==> 03-09 <==
==> flow/design.v (excerpt) <==
module LSTM(clk, Of, En, Ci, Cip, In, Ui, Uf, Uk, Uo, Wi, Wk, Wf, Wo, Vo, Bi, Bo, Bf, Bk, PrevH, Cout, Hout);
clock: 32.5 ns
lec_check: 0
cap_margin: 20
cell_pad_in_sites_global_placement: 2
core_aspect_ratio: 0.62
core_margin: 2
core_utilization: 68
cts_cluster_diameter: 397
cts_cluster_size: 31
gpl_routability_driven: 0
hold_slack_margin: 0.21
max_routing_layer: met4
slew_margin: 30
tns_end_percent: 80
run.sh (not shown) runs the stock make flow with config.mk's settings and CLKGATE_MAP_FILE=.
==> 07-22 (differences from 03-09) <==
- CELL_PAD_IN_SITES_GLOBAL_PLACEMENT: 2 -> default
- CORE_ASPECT_RATIO: 0.62 -> default
- CORE_UTILIZATION: 68 -> 40
- CTS_CLUSTER_DIAMETER: 397 -> default
- CTS_CLUSTER_SIZE: 31 -> default
- GPL_ROUTABILITY_DRIVEN: 0 -> default
- HOLD_SLACK_MARGIN: 0.21 -> default
- MAX_ROUTING_LAYER: met4 -> default
- SETUP_SLACK_MARGIN: default -> 2.05
- SLEW_MARGIN: 30 -> 20
- TNS_END_PERCENT: 80 -> default
==> flow/constraint.sdc (replaced) <==
create_clock -name core_clock -period 44.2 [get_ports {clk}]
set_input_delay 8.8400 -clock core_clock [delete_from_list [all_inputs] [get_ports {clk}]]
set_output_delay 8.8400 -clock core_clock [all_outputs]
set_load 0.01 [all_outputs]
==> 10-06 (differences from 03-09) <==
- CELL_PAD_IN_SITES_GLOBAL_PLACEMENT: 2 -> default
- CORE_ASPECT_RATIO: 0.62 -> default
- CORE_UTILIZATION: 68 -> 65
- CTS_CLUSTER_DIAMETER: 397 -> default
- CTS_CLUSTER_SIZE: 31 -> default
- GPL_ROUTABILITY_DRIVEN: 0 -> default
- HOLD_SLACK_MARGIN: 0.21 -> default
- MAX_ROUTING_LAYER: met4 -> default
- SLEW_MARGIN: 30 -> 20
- TNS_END_PERCENT: 80 -> default
==> flow/constraint.sdc (replaced) <==
create_clock -name core_clock -period 36.7 [get_ports {clk}]
set_input_delay 7.3400 -clock core_clock [delete_from_list [all_inputs] [get_ports {clk}]]
set_output_delay 7.3400 -clock core_clock [all_outputs]
set_load 0.01 [all_outputs]
==> run summary <==
impl run done, here's what came out: Finished Layout Cells 2393, status complete, no violations, core box area 38650 um2, Core Rows 72, Die Height 202.1 um, critical path endpoint category output pin, final max-slew violation count 0, floorplan core density 0.4061, seq_cells 32, HPWL Detailed 30.67 mm, Die ar. 40830 um2, die width 202.1 um
(the above is from 07-22)
==> run summary <==
impl run done, here's what came out: status failed layout checks, floorplan core density 0.6646, post-route setup slack -3.120 ns, Finish-stage setup viols 1, core box area 23610 um2, final max-slew violation count 0, Failing Checks negative setup slack, Core Rows 56
(the above is from 10-06)
==> run summary <==
run metrics: status stopped before the end, Stop stage global placement without I/O, Error [ERROR GPL-0301] Utilization 115.824 % exceeds 100%., core box area 22490 um2, Core Rows 43, floorplan core density 0.6978, die width 196.9 um
(the above is from 03-09)

---

==> inputs of lagoon <==
==> flow/design.v <==
module FA(inputA, inputB, outputY, Cin, Cout);
 input inputA;
 input inputB;
 input Cin;
 output Cout;
 output outputY;
 wire c1, c2, c3, a1;
 xor g1(a1, inputA, inputB);
 xor g2(outputY, Cin, a1);
 and g3(c1, inputA,inputB);
 and g4(c2, inputA, Cin);
 and g5(c3, inputB, Cin);
 or  g6(Cout, c1, c2, c3);
endmodule  
module FA8(inputA,inputB,outputY,Cin,Co);
 input [7:0]inputA;
 input [7:0]inputB;
 input Cin;
 output Co;
 output [7:0]outputY;
 wire [6:0]Cout;
FA i1(inputA[0], inputB[0], outputY[0], Cin, Cout[0]);
FA i2(inputA[1], inputB[1], outputY[1], Cout[0], Cout[1]);
FA i3(inputA[2], inputB[2], outputY[2], Cout[1], Cout[2]);
FA i4(inputA[3], inputB[3], outputY[3], Cout[2], Cout[3]);
FA i5(inputA[4], inputB[4], outputY[4], Cout[3], Cout[4]);
FA i6(inputA[5], inputB[5], outputY[5], Cout[4], Cout[5]);
FA i7(inputA[6], inputB[6], outputY[6], Cout[5], Cout[6]);
FA i8(inputA[7], inputB[7], outputY[7], Cout[6], Co);
endmodule
module mult8 (out, a, b);
	output [7:0] out;
	input  [7:0] a;
	input  [7:0] b;
        wire  [15:0] out1;
	assign out1 = a * b;
        assign out=out1[11:4];
endmodule
module SigmoidROM(out, add, CS, read);
output[7:0] out;
input[7:0] add;
input CS,read;
reg [7:0] out;
reg [7:0] rom;
always @(*)
begin
case(add)
8'd0: rom = 8'd255;
8'd1: rom = 8'd254;
8'd2: rom = 8'd253;
8'd3: rom = 8'd252;
8'd4: rom = 8'd251;
8'd5: rom = 8'd250;
8'd6: rom = 8'd249;
8'd7: rom = 8'd248;
8'd8: rom = 8'd247;
8'd9: rom = 8'd246;
8'd10: rom = 8'd245;
8'd11: rom = 8'd244;
8'd12: rom = 8'd243;
8'd13: rom = 8'd242;
8'd14: rom = 8'd241;
8'd15: rom = 8'd240;
8'd16: rom = 8'd239;
8'd17: rom = 8'd238;
8'd18: rom = 8'd237;
8'd19: rom = 8'd236;
8'd20: rom = 8'd235;
8'd21: rom = 8'd234;
8'd22: rom = 8'd233;
8'd23: rom = 8'd232;
8'd24: rom = 8'd231;
8'd25: rom = 8'd230;
8'd26: rom = 8'd229;
8'd27: rom = 8'd228;
8'd28: rom = 8'd227;
8'd29: rom = 8'd226;
8'd30: rom = 8'd225;
8'd31: rom = 8'd224;
8'd32: rom = 8'd223;
8'd33: rom = 8'd222;
8'd34: rom = 8'd221;
8'd35: rom = 8'd220;
8'd36: rom = 8'd219;
8'd37: rom = 8'd218;
8'd38: rom = 8'd217;
8'd39: rom = 8'd216;
8'd40: rom = 8'd215;
8'd41: rom = 8'd214;
8'd42: rom = 8'd213;
8'd43: rom = 8'd212;
8'd44: rom = 8'd211;
8'd45: rom = 8'd210;
8'd46: rom = 8'd209;
8'd47: rom = 8'd208;
8'd48: rom = 8'd207;
8'd49: rom = 8'd206;
8'd50: rom = 8'd205;
8'd51: rom = 8'd204;
8'd52: rom = 8'd203;
8'd53: rom = 8'd202;
8'd54: rom = 8'd201;
8'd55: rom = 8'd200;
8'd56: rom = 8'd199;
8'd57: rom = 8'd198;
8'd58: rom = 8'd197;
8'd59: rom = 8'd196;
8'd60: rom = 8'd195;
8'd61: rom = 8'd194;
8'd62: rom = 8'd193;
8'd63: rom = 8'd192;
8'd64: rom = 8'd191;
8'd65: rom = 8'd190;
8'd66: rom = 8'd189;
8'd67: rom = 8'd188;
8'd68: rom = 8'd187;
8'd69: rom = 8'd186;
8'd70: rom = 8'd185;
8'd71: rom = 8'd184;
8'd72: rom = 8'd183;
8'd73: rom = 8'd182;
8'd74: rom = 8'd181;
8'd75: rom = 8'd180;
8'd76: rom = 8'd179;
8'd77: rom = 8'd178;
8'd78: rom = 8'd177;
8'd79: rom = 8'd176;
8'd80: rom = 8'd175;
8'd81: rom = 8'd174;
8'd82: rom = 8'd173;
8'd83: rom = 8'd172;
8'd84: rom = 8'd171;
8'd85: rom = 8'd170;
8'd86: rom = 8'd169;
8'd87: rom = 8'd168;
8'd88: rom = 8'd167;
8'd89: rom = 8'd166;
8'd90: rom = 8'd165;
8'd91: rom = 8'd164;
8'd92: rom = 8'd163;
8'd93: rom = 8'd162;
8'd94: rom = 8'd161;
8'd95: rom = 8'd160;
8'd96: rom = 8'd159;
8'd97: rom = 8'd158;
8'd98: rom = 8'd157;
8'd99: rom = 8'd156;
8'd100: rom = 8'd155;
8'd101: rom = 8'd154;
8'd102: rom = 8'd153;
8'd103: rom = 8'd152;
8'd104: rom = 8'd151;
8'd105: rom = 8'd150;
8'd106: rom = 8'd149;
8'd107: rom = 8'd148;
8'd108: rom = 8'd147;
8'd109: rom = 8'd146;
8'd110: rom = 8'd145;
8'd111: rom = 8'd144;
8'd112: rom = 8'd143;
8'd113: rom = 8'd142;
8'd114: rom = 8'd141;
8'd115: rom = 8'd140;
8'd116: rom = 8'd139;
8'd117: rom = 8'd138;
8'd118: rom = 8'd137;
8'd119: rom = 8'd136;
8'd120: rom = 8'd135;
8'd121: rom = 8'd134;
8'd122: rom = 8'd133;
8'd123: rom = 8'd132;
8'd124: rom = 8'd131;
8'd125: rom = 8'd130;
8'd126: rom = 8'd129;
8'd127: rom = 8'd128;
8'd128: rom = 8'd127;
8'd129: rom = 8'd126;
8'd130: rom = 8'd125;
8'd131: rom = 8'd124;
8'd132: rom = 8'd123;
8'd133: rom = 8'd122;
8'd134: rom = 8'd121;
8'd135: rom = 8'd120;
8'd136: rom = 8'd119;
8'd137: rom = 8'd118;
8'd138: rom = 8'd117;
8'd139: rom = 8'd116;
8'd140: rom = 8'd115;
8'd141: rom = 8'd114;
8'd142: rom = 8'd113;
8'd143: rom = 8'd112;
8'd144: rom = 8'd111;
8'd145: rom = 8'd110;
8'd146: rom = 8'd109;
8'd147: rom = 8'd108;
8'd148: rom = 8'd107;
8'd149: rom = 8'd106;
8'd150: rom = 8'd105;
8'd151: rom = 8'd104;
8'd152: rom = 8'd103;
8'd153: rom = 8'd102;
8'd154: rom = 8'd101;
8'd155: rom = 8'd100;
8'd156: rom = 8'd99;
8'd157: rom = 8'd98;
8'd158: rom = 8'd97;
8'd159: rom = 8'd96;
8'd160: rom = 8'd95;
8'd161: rom = 8'd94;
8'd162: rom = 8'd93;
8'd163: rom = 8'd92;
8'd164: rom = 8'd91;
8'd165: rom = 8'd90;
8'd166: rom = 8'd89;
8'd167: rom = 8'd88;
8'd168: rom = 8'd87;
8'd169: rom = 8'd86;
8'd170: rom = 8'd85;
8'd171: rom = 8'd84;
8'd172: rom = 8'd83;
8'd173: rom = 8'd82;
8'd174: rom = 8'd81;
8'd175: rom = 8'd80;
8'd176: rom = 8'd79;
8'd177: rom = 8'd78;
8'd178: rom = 8'd77;
8'd179: rom = 8'd76;
8'd180: rom = 8'd75;
8'd181: rom = 8'd74;
8'd182: rom = 8'd73;
8'd183: rom = 8'd72;
8'd184: rom = 8'd71;
8'd185: rom = 8'd70;
8'd186: rom = 8'd69;
8'd187: rom = 8'd68;
8'd188: rom = 8'd67;
8'd189: rom = 8'd66;
8'd190: rom = 8'd65;
8'd191: rom = 8'd64;
8'd192: rom = 8'd63;
8'd193: rom = 8'd62;
8'd194: rom = 8'd61;
8'd195: rom = 8'd60;
8'd196: rom = 8'd59;
8'd197: rom = 8'd58;
8'd198: rom = 8'd57;
8'd199: rom = 8'd56;
8'd200: rom = 8'd55;
8'd201: rom = 8'd54;
8'd202: rom = 8'd53;
8'd203: rom = 8'd52;
8'd204: rom = 8'd51;
8'd205: rom = 8'd50;
8'd206: rom = 8'd49;
8'd207: rom = 8'd48;
8'd208: rom = 8'd47;
8'd209: rom = 8'd46;
8'd210: rom = 8'd45;
8'd211: rom = 8'd44;
8'd212: rom = 8'd43;
8'd213: rom = 8'd42;
8'd214: rom = 8'd41;
8'd215: rom = 8'd40;
8'd216: rom = 8'd39;
8'd217: rom = 8'd38;
8'd218: rom = 8'd37;
8'd219: rom = 8'd36;
8'd220: rom = 8'd35;
8'd221: rom = 8'd34;
8'd222: rom = 8'd33;
8'd223: rom = 8'd32;
8'd224: rom = 8'd31;
8'd225: rom = 8'd30;
8'd226: rom = 8'd29;
8'd227: rom = 8'd28;
8'd228: rom = 8'd27;
8'd229: rom = 8'd26;
8'd230: rom = 8'd25;
8'd231: rom = 8'd24;
8'd232: rom = 8'd23;
8'd233: rom = 8'd22;
8'd234: rom = 8'd21;
8'd235: rom = 8'd20;
8'd236: rom = 8'd19;
8'd237: rom = 8'd18;
8'd238: rom = 8'd17;
8'd239: rom = 8'd16;
8'd240: rom = 8'd15;
8'd241: rom = 8'd14;
8'd242: rom = 8'd13;
8'd243: rom = 8'd12;
8'd244: rom = 8'd11;
8'd245: rom = 8'd10;
8'd246: rom = 8'd9;
8'd247: rom = 8'd8;
8'd248: rom = 8'd7;
8'd249: rom = 8'd6;
8'd250: rom = 8'd5;
8'd251: rom = 8'd4;
8'd252: rom = 8'd3;
8'd253: rom = 8'd2;
8'd254: rom = 8'd1;
8'd255: rom = 8'd0;
default: rom = 8'd0;
endcase
end
always @(posedge CS)
begin
if(read==1)
out<=rom;
else
out<=0;
end
endmodule
module LSTM(clk, Of, En, Ci, Cip, In, Ui, Uf, Uk, Uo, Wi, Wk, Wf, Wo, Vo, Bi, Bo, Bf, Bk, PrevH, Cout, Hout);
 input clk, En, Cip; 
 input [7:0] In, Ci, Ui, Uf, Uk;
 input [7:0] Uo, Wi, Wk, Wf, Wo;
 input [7:0] Vo, Bi, Bo, Bf, Bk;
 input [7:0]           PrevH;
 output [7:0] Cout, Hout;
 output Of;
 wire [7:0] m1, m2, m3, m4;
 wire [7:0] m5, m7, m8;
 wire [7:0] m9, m10, m11, m12;
 wire [7:0] m13, m14, m15, m16;
 wire [7:0] i1, f1, k1, o1;
 wire [7:0] It, Ft, Kt, t1;
 wire [10:0] Cin;
 mult8 ins1(m1, In, Wi); 
 mult8 ins2(m2, PrevH, Ui);
 FA8   ins3(m1, m2, m3, Cip, Cin[0]);
 FA8   ins4(m3, Bi, i1,Cin[0], Cin[1]);
 SigmoidROM sg1(It, i1, clk, En);
 mult8 ins5(m4, In, Wf); 
 mult8 ins6(t1, In, Wf);
 FA8   ins7(t1, m4, m5, Cin[1], Cin[2]);
 FA8   ins8(t1, Bi, f1, Cin[2], Cin[3]);
 SigmoidROM sg2(Ft, f1, clk, En);
 mult8 ins9(m7, In, Wk); 
 mult8 ins10(m8, PrevH, Uk);
 FA8   ins11(m7, m8, m9, Cin[3], Cin[4]);
 FA8   ins12(m9, Bk, k1, Cin[4], Cin[5]);
 SigmoidROM sg3(Kt, k1, clk, En);
 FA8   ins13(It, Kt, m10,Cin[5], Cin[6]);
 FA8   ins14(Ft, Ci, m11, Cin[6], Cin[7]);
 FA8   ins15(m10, m11, Cout, Cin[7], Cin[8]);
 mult8 ins16(m12, In, Wo); 
 mult8 ins17(m13, PrevH, Uo);
 mult8 ins18(m14, Ci, Vo);
 FA8   ins19(m12, m13, m15, Cin[8], Cin[9]);
 FA8   ins21(m14, Bo, m16, Cin[9], Cin[10]);
 FA8   ins22(m16, m15, o1, Cin[10], Of);
 SigmoidROM sg4(Hout, o1, clk, En);
 endmodule
==> flow/run.sh <==
#!/bin/bash
# the make line also repeats each setting of config.mk as NAME=value (left out here)
make -C /OpenROAD-flow-scripts/flow DESIGN_CONFIG=/design/flow/config.mk WORK_HOME=/design/flow/orfs CLKGATE_MAP_FILE= finish
==> flow/config.mk <==
export PLATFORM = sky130hd
export DESIGN_NAME = LSTM
export DESIGN_NICKNAME = LSTM
export VERILOG_FILES = /design/flow/design.v
export SDC_FILE = /design/flow/constraint.sdc
export NUM_CORES = 4
export LEC_CHECK = 0
export ABC_AREA = 1
export CAP_MARGIN = 40
export CORE_ASPECT_RATIO = 0.5
export CORE_MARGIN = 2
export CORE_UTILIZATION = 72
export CTS_CLUSTER_DIAMETER = 391
export CTS_CLUSTER_SIZE = 100
export HOLD_SLACK_MARGIN = 0.3
export PLACE_DENSITY = 0.4
export SETUP_SLACK_MARGIN = -1.93
export SLEW_MARGIN = 20
export TNS_END_PERCENT = 5
==> flow/constraint.sdc <==
create_clock -name core_clock -period 24.5 [get_ports {clk}]
set_input_delay 4.9000 -clock core_clock [delete_from_list [all_inputs] [get_ports {clk}]]
set_output_delay 4.9000 -clock core_clock [all_outputs]
set_load 0.01 [all_outputs]
==> zinc: changes against lagoon <==
Settings changed: ABC_AREA 1 to not set, CAP_MARGIN 40 to 20, CORE_ASPECT_RATIO 0.5 to not set, CTS_CLUSTER_DIAMETER 391 to not set, CTS_CLUSTER_SIZE 100 to not set, HOLD_SLACK_MARGIN 0.3 to not set, PLACE_DENSITY 0.4 to 0.81, SETUP_SLACK_MARGIN -1.93 to not set, TNS_END_PERCENT 5 to not set.
==> flow/constraint.sdc (replaced) <==
create_clock -name core_clock -period 40.6 [get_ports {clk}]
set_input_delay 8.1200 -clock core_clock [delete_from_list [all_inputs] [get_ports {clk}]]
set_output_delay 8.1200 -clock core_clock [all_outputs]
set_load 0.01 [all_outputs]
==> qor summary <==
                                                                                     lagoon                  zinc
Core outline area                                                               0.0230 sq mm          0.0216 sq mm
Count of routing violations after the opening detailed-route iteration                  1126                   489
Length of routed met3 wiring                                                         3250 um               1720 um
Number of tap cells inserted                                                             307                   280
Multi-input logic area                                                          0.0134 sq mm          0.0136 sq mm
Flop share of the area                                                                0.0325                0.0356
Count of cells resized by post-cts repair                                                 62                    24
Post-Syn Area                                                                   0.0171 sq mm          0.0157 sq mm
Post-synthesis xor/xnor area fraction                                                 0.0236                0.0631
Slowest stage cell on the critical path                                                 fa_1       clkdlybuf4s50_1
Chip area from the yosys synthesis statistics                                   0.0171 sq mm          0.0157 sq mm
Total number of cells along the worst setup path                                          99                    98
Total number of multi-input combinational cells                                         1500                  1277
Area share of and/or/nand/nor cells after synthesis                                    0.216                 0.184
Min setup slack post-route                                                         -10.59 ns              -1.19 ns
Outcome                                                                      failed layout checks  failed layout checks
Violated checks                                                         negative setup slack  negative setup slack
